==> flow/design.v (excerpt) <==
module fft_4(
        input               clk,
        input               rst_n,
        input wire signed [ 15:0]                   x0_real, 
        input wire signed [ 15:0]                   x0_imag,
        input wire signed [ 15:0]                   x1_real,
        input wire signed [ 15:0]                   x1_imag,
        input wire signed [ 15:0]                   x2_real,
        input wire signed [ 15:0]                   x2_imag,
        input wire signed [ 15:0]                   x3_real,
        input wire signed [ 15:0]                   x3_imag,
        output reg signed [ 15:0]                   X0_real,
        output reg signed [ 15:0]                   X0_imag,
        output reg signed [ 15:0]                   X1_real,
        output reg signed [ 15:0]                   X1_imag,            
        output reg signed [ 15:0]                   X2_real,
        output reg signed [ 15:0]                   X2_imag,
        output reg signed [ 15:0]                   X3_real,
        output reg signed [ 15:0]                   X3_imag
    );
==> flow/config.mk <==
export PLATFORM = sky130hd
export DESIGN_NAME = fft_4
export DESIGN_NICKNAME = fft_4
export VERILOG_FILES = /design/flow/design.v
export SDC_FILE = /design/flow/constraint.sdc
export NUM_CORES = 4
export LEC_CHECK = 0
export CAP_MARGIN = 20
export CORE_MARGIN = 2
export CORE_UTILIZATION = 70
export CTS_CLUSTER_SIZE = 37
export SETUP_SLACK_MARGIN = 0.43
export SLEW_MARGIN = 20
==> flow/constraint.sdc <==
create_clock -name core_clock -period 2.82 [get_ports {clk}]
set_input_delay 0.5640 -clock core_clock [delete_from_list [all_inputs] [get_ports {clk}]]
set_output_delay 0.5640 -clock core_clock [all_outputs]
set_load 0.01 [all_outputs]
run.sh (not shown) runs the stock make flow with config.mk's settings and CLKGATE_MAP_FILE=.
The baseline aborted during 5_1_grt (ODB-0269).
Change:
Settings changed: CORE_MARGIN 2 to 10, CORE_UTILIZATION 70 to 40, CTS_CLUSTER_SIZE 37 to not set, SETUP_SLACK_MARGIN 0.43 to not set, TNS_END_PERCENT set to 85.
Clock period 2.82 ns to 3.5 ns, I/O delays scaled along.
Result:
- The new run finished clean
- synthesized cell count stays the same
- die size came out higher by well over a third
- synthesized area is unchanged

---

## run A
Starting RTL as in the previous note.
## fft_4
module fft_4(
        input               clk,
        input               rst_n,
        input wire signed [ 15:0]                   x0_real, 
        input wire signed [ 15:0]                   x0_imag,
        input wire signed [ 15:0]                   x1_real,
        input wire signed [ 15:0]                   x1_imag,
        input wire signed [ 15:0]                   x2_real,
        input wire signed [ 15:0]                   x2_imag,
        input wire signed [ 15:0]                   x3_real,
        input wire signed [ 15:0]                   x3_imag,
        output reg signed [ 15:0]                   X0_real,
        output reg signed [ 15:0]                   X0_imag,
        output reg signed [ 15:0]                   X1_real,
        output reg signed [ 15:0]                   X1_imag,            
        output reg signed [ 15:0]                   X2_real,
        output reg signed [ 15:0]                   X2_imag,
        output reg signed [ 15:0]                   X3_real,
  ...
Settings: LEC_CHECK=0, ABC_AREA=1, CAP_MARGIN=20, CORE_MARGIN=2, CORE_UTILIZATION=72, CTS_CLUSTER_DIAMETER=400, CTS_CLUSTER_SIZE=98, SETUP_SLACK_MARGIN=0.28, SLEW_MARGIN=20, TNS_END_PERCENT=10; clock period 0.948 ns.
Stage in which a tool error killed run A: global routing.
Inputs modified between run A and run B:
==> flow/config.mk <==
export PLATFORM = sky130hd
export DESIGN_NAME = fft_4
export DESIGN_NICKNAME = fft_4
export VERILOG_FILES = /design/flow/design.v
export SDC_FILE = /design/flow/constraint.sdc
export NUM_CORES = 4
export LEC_CHECK = 0
export CAP_MARGIN = 20
export CORE_MARGIN = 2
export CORE_UTILIZATION = 40
export SLEW_MARGIN = 20
==> flow/constraint.sdc <==
create_clock -name core_clock -period 3.5 [get_ports {clk}]
set_input_delay 0.7000 -clock core_clock [delete_from_list [all_inputs] [get_ports {clk}]]
set_output_delay 0.7000 -clock core_clock [all_outputs]
set_load 0.01 [all_outputs]
Notes after the runs:
Changes observed in run B relative to run A: starting utilization of the core area saw a decrease, synthesized cell count saw a decrease, placement row count saw an increase, synthesized area saw a decrease, yosys stat cell total saw a decrease.
Compared run B vs run A, and post-CTS repair timing setup buffer count is down in run B.
Run B: PASS, flow complete, no timing, DRC or antenna violations
diff inputs: run B => run C
--- a/flow/config.mk
+++ b/flow/config.mk
@@ -8,4 +8,4 @@
 export CAP_MARGIN = 20
 export CORE_MARGIN = 2
-export CORE_UTILIZATION = 40
+export CORE_UTILIZATION = 65
 export SLEW_MARGIN = 20
==> flow/constraint.sdc <==
create_clock -name core_clock -period 2.82 [get_ports {clk}]
set_input_delay 0.5640 -clock core_clock [delete_from_list [all_inputs] [get_ports {clk}]]
set_output_delay 0.5640 -clock core_clock [all_outputs]
set_load 0.01 [all_outputs]
Results
Comparing final period utilization for run B and run C, the smaller number came from run B.
Comparing run B and run C, the lower total power was measured on run B.
The worst endpoint required time in run C was lower than what run B gave.
Type of the worst setup path = flip-flop to flip-flop: run C; type of the worst setup path = input pin to flip-flop: run B
From run B to run C the numbers moved as follows: final non-filler cell area increased by 580 um^2 relative to the old numbers; combinational power increased by about 33% relative to the old numbers.
Relative to run C, the following input files were edited for run D:
--- a/flow/config.mk
+++ b/flow/config.mk
@@ -8,4 +8,4 @@
 export CAP_MARGIN = 20
 export CORE_MARGIN = 2
-export CORE_UTILIZATION = 65
+export CORE_UTILIZATION = 46
 export SLEW_MARGIN = 20
==> flow/constraint.sdc <==
create_clock -name core_clock -period 2.97 [get_ports {clk}]
set_input_delay 0.5940 -clock core_clock [delete_from_list [all_inputs] [get_ports {clk}]]
set_output_delay 0.5940 -clock core_clock [all_outputs]
set_load 0.01 [all_outputs]
Notes after the runs:
- Per the comparison of run D with run C, sequential share of cell area roughly the same, number of DRC markers in iteration 0 lower, wire length lower.
Setup changes, run D to run E
--- a/flow/config.mk
+++ b/flow/config.mk
@@ -8,4 +8,6 @@
 export CAP_MARGIN = 20
 export CORE_MARGIN = 2
-export CORE_UTILIZATION = 46
+export CORE_UTILIZATION = 66
+export CTS_CLUSTER_DIAMETER = 337
+export SETUP_SLACK_MARGIN = -0.2
 export SLEW_MARGIN = 20
==> flow/constraint.sdc <==
create_clock -name core_clock -period 2.75 [get_ports {clk}]
set_input_delay 0.5500 -clock core_clock [delete_from_list [all_inputs] [get_ports {clk}]]
set_output_delay 0.5500 -clock core_clock [all_outputs]
set_load 0.01 [all_outputs]
Notes after the runs:
The first-pass GRT wire length of run E was inferior to that of run D.
Status run E: flow complete, layout not clean - negative setup slack
Compared run E vs run D, and relative contribution of combinational cells to total power is up in run E.
Capture point of the worst path = r2_imag[12]: run E; capture point of the worst path = r1_imag[15]: run D
In run E relative to run D, number of buffers created by CTS had gone down by more than 10%.
Power figures rest on the tool's default switching activity, not on a simulated workload.
